==> inputs of run Z <==
==> flow/design.v <==
module alu (input signed [31:0] in1, input signed [31:0] in2, input [3:0] opCode, input [4:0] shiftAmt, output signed [31:0] result);
	assign result = opCode == 0 ? in1 + in2 :
			opCode == 1 ? in1 - in2 :
			opCode == 2 ? in1 & in2 :
			opCode == 3 ? in1 | in2 :
			opCode == 4 ? in1 << shiftAmt :
			opCode == 5 ? in1 >> shiftAmt :
			opCode == 6 ? in1 >>> shiftAmt :
			opCode == 7 ? in1 > in2 ? 1 : 0 :
			opCode == 8 ? in1 < in2 ? 1 : 0 : 0;
endmodule
module mux (input selCh, input [31:0] inCh0, input [31:0] inCh1, output [31:0] selData);
	assign selData = selCh == 0 ? inCh0 :
			  selCh == 1 ? inCh1 : 0;
endmodule
module registerFile (input wrEnable, input [4:0] wrReg, input [31:0] wrData, input [4:0] rdReg1, output [31:0] rdData1, input [4:0] rdReg2, output [31:0] rdData2, input clk);
	reg [31:0] regFile [31:0];
	assign rdData1 = regFile[rdReg1];
	assign rdData2 = regFile[rdReg2];
	always @(posedge clk) begin if (wrEnable) begin regFile[wrReg] <= wrData; end end
endmodule
module project (input wrEnable, input [4:0] wrReg, input [4:0] rdReg1, input [4:0] rdReg2, input clk, input [3:0] opCode, input [4:0] shiftAmt, output signed [31:0] result, input selCh, input [31:0] selData);
	wire [31:0] selected;
	wire signed [31:0] rdData1;
	wire signed [31:0] rdData2;
	registerFile regFile1 (wrEnable, wrReg, selected, rdReg1, rdData1, rdReg2, rdData2, clk);
	alu alu1 (rdData1, rdData2, opCode, shiftAmt, result);
	mux m1 (selCh, selData, result, selected);
endmodule
==> flow/run.sh <==
#!/bin/bash
# the make line also repeats each setting of config.mk as NAME=value (left out here)
make -C /OpenROAD-flow-scripts/flow DESIGN_CONFIG=/design/flow/config.mk WORK_HOME=/design/flow/orfs CLKGATE_MAP_FILE= finish
==> flow/config.mk <==
export PLATFORM = sky130hd
export DESIGN_NAME = project
export DESIGN_NICKNAME = project
export VERILOG_FILES = /design/flow/design.v
export SDC_FILE = /design/flow/constraint.sdc
export NUM_CORES = 4
export LEC_CHECK = 0
export CAP_MARGIN = 20
export CELL_PAD_IN_SITES_DETAIL_PLACEMENT = 0
export CELL_PAD_IN_SITES_GLOBAL_PLACEMENT = 0
export CORE_ASPECT_RATIO = 0.99
export CORE_MARGIN = 2
export CORE_UTILIZATION = 72
export CTS_CLUSTER_SIZE = 35
export HOLD_SLACK_MARGIN = 0.28
export MAX_ROUTING_LAYER = met4
export MIN_ROUTING_LAYER = met1
export PLACE_DENSITY = 0.65
export SETUP_SLACK_MARGIN = 0.91
export SLEW_MARGIN = 0
export TNS_END_PERCENT = 5
==> flow/constraint.sdc <==
create_clock -name core_clock -period 3.12 [get_ports {clk}]
set_input_delay 0.6240 -clock core_clock [delete_from_list [all_inputs] [get_ports {clk}]]
set_output_delay 0.6240 -clock core_clock [all_outputs]
set_load 0.01 [all_outputs]
==> run H (differences from run Z) <==
CELL_PAD_IN_SITES_GLOBAL_PLACEMENT = 1   (was 0)
CORE_ASPECT_RATIO = 1.12   (was 0.99)
CORE_UTILIZATION = 58   (was 72)
MAX_ROUTING_LAYER = met5   (was met4)
SETUP_SLACK_MARGIN = 1.5   (was 0.91)
SLEW_MARGIN = 35   (was 0)
TNS_END_PERCENT = 35   (was 5)
==> flow/constraint.sdc (replaced) <==
create_clock -name core_clock -period 5.62 [get_ports {clk}]
set_input_delay 1.1240 -clock core_clock [delete_from_list [all_inputs] [get_ports {clk}]]
set_output_delay 1.1240 -clock core_clock [all_outputs]
set_load 0.01 [all_outputs]
==> results <==
                                                                         run Z                     run H
Result of the run                                       stopped before the end  finished with violations
Stage where the flow stopped                                    global routing                         -
Reasons for failing layout checks                                            -      negative setup slack
Number of setup buffers added after CTS                                    104                       130
Horizontal die size                                                     286 µm                    299 µm
Post-cts sizing count                                                      462                       666
Core footprint                                                       78000 µm²                 96900 µm²
Placed cells                                                              5798                      6068
Hpwl dp                                                              154000 µm                 161000 µm
Pre-placement core utilization                                           0.725                     0.584
Pre-CTS setup slack                                                   -3.77 ns                  -2.50 ns
Number of buffers inserted during clock tree synthesis                     100                        95
Number of cell rows                                                        102                       121
Total cell area at the placement stage                               68600 µm²                 68500 µm²
Final estimated routing congestion in global placement                    1.43                      1.06
Y dimension of the die                                                  283 µm                    334 µm
Chip footprint                                                       80800 µm²                100000 µm²

---

==> inputs of quartz <==
RTL: the design.v shown in full above, as it stands there.
make LEC_CHECK=0 CAP_MARGIN=20 CORE_MARGIN=2 CORE_UTILIZATION=61 CTS_CLUSTER_SIZE=39 PLACE_DENSITY_LB_ADDON=0.01 SETUP_SLACK_MARGIN=1.61 SLEW_MARGIN=20 finish   # period 5.49 ns
run.sh (not shown) runs the stock make flow with config.mk's settings and CLKGATE_MAP_FILE=.
==> delta: changes against quartz <==
Settings changed: CORE_UTILIZATION 61 to 56, CTS_CLUSTER_SIZE 39 to default, PLACE_DENSITY_LB_ADDON 0.01 to default.
==> flow_metrics.tcl <==
# yosys + openroad results
set metrics [dict create \
    outcome "stopped before the end" \
    haltStage "5_1_grt" \
    place_ws_ns -2.413 \
    dp.cells 5946 \
    design.core.area_um2 91800 \
    row_count 111 \
    cts_buffers 100 \
    fp.dieH_um 308.5 \
    post_cts_buffers 106 \
    placed_cell_area_um2 68170 \
    fp.dieW_um 308.5 \
]
[end of results for quartz]
==> flow_metrics.tcl <==
# place-and-route summary
set metrics [dict create \
    place_ws_ns -2.370 \
    fp.dieW_um 321.8 \
    design.core.area_um2 100100 \
    placed_cell_area_um2 68290 \
    setup_slack_ns -1.554 \
    row_count 116 \
    fp.dieH_um 321.8 \
    yosysUniqueCellTypes 89 \
    finalSetupViolations 524 \
    stdcell_count 6407 \
    outcome "failed layout checks" \
    failed_checks "setup timing" \
    dp.cells 6029 \
]
[end of results for delta]

---

==> raven: inputs <==
Starts from the design.v that is shown in full above.
export LEC_CHECK = 0
export ABC_AREA = 1
export CAP_MARGIN = 20
export CORE_MARGIN = 2
export CORE_UTILIZATION = 72
export CTS_CLUSTER_SIZE = 10
export PLACE_DENSITY = 0.39
export SETUP_SLACK_MARGIN = 0.68
export SLEW_MARGIN = 20
create_clock -name core_clock -period 5.17 [get_ports {clk}]
==> inputs of violet, as changes to raven <==
ABC_AREA = not set   (was 1)
CORE_UTILIZATION = 50   (was 72)
CTS_CLUSTER_SIZE = 57   (was 10)
PLACE_DENSITY = not set   (was 0.39)
SETUP_SLACK_MARGIN = not set   (was 0.68)
==> flow/constraint.sdc (replaced) <==
create_clock -name core_clock -period 5.49 [get_ports {clk}]
set_input_delay 1.0980 -clock core_clock [delete_from_list [all_inputs] [get_ports {clk}]]
set_output_delay 1.0980 -clock core_clock [all_outputs]
set_load 0.01 [all_outputs]
==> comparison table <==
item	violet	raven
Chip area	0.1158 sq mm	0.08483 sq mm
Placed wire-length estimate after detailed placement	160700 microns	159500 microns
Post-Syn Nets	3926	7219
Yosys cell count	3769	7062
Cell count after synthesis	3769	7062
Post-CTS Setup Inserts	112	188
Placement-stage cell area	0.06909 sq mm	0.06804 sq mm
Most frequently used cell type in the post-synthesis netlist	sky130_fd_sc_hd__edfxtp_1	sky130_fd_sc_hd__nand2_1
Floorplan utilization	0.5034	0.7258
Average cell area after synthesis	15.01 sq um	8.412 sq um
Cell area after synthesis	0.05655 sq mm	0.05941 sq mm
Fraction of post-synthesis cell area in the top cell type by area	0.5437	0.5176
Area fraction in and, or, nand and nor cells	0.04916	0.2853
Core outline area	0.1123 sq mm	0.08185 sq mm
Resized cells post-CTS	516	930
Status	failed layout checks	did not finish
Failing step	-	global routing (5_1_grt)
Violated checks	negative setup slack	-
Routability Congestion	1.042	1.083
X dimension of the die	340.3 microns	291.3 microns
Share of synthesized cell area in and-or and or-and compound cells	0.08949	0.1115
Std-Cell Rows	123	105
Xor-xnor portion of the synthesized cell area	0.004801	0.003686
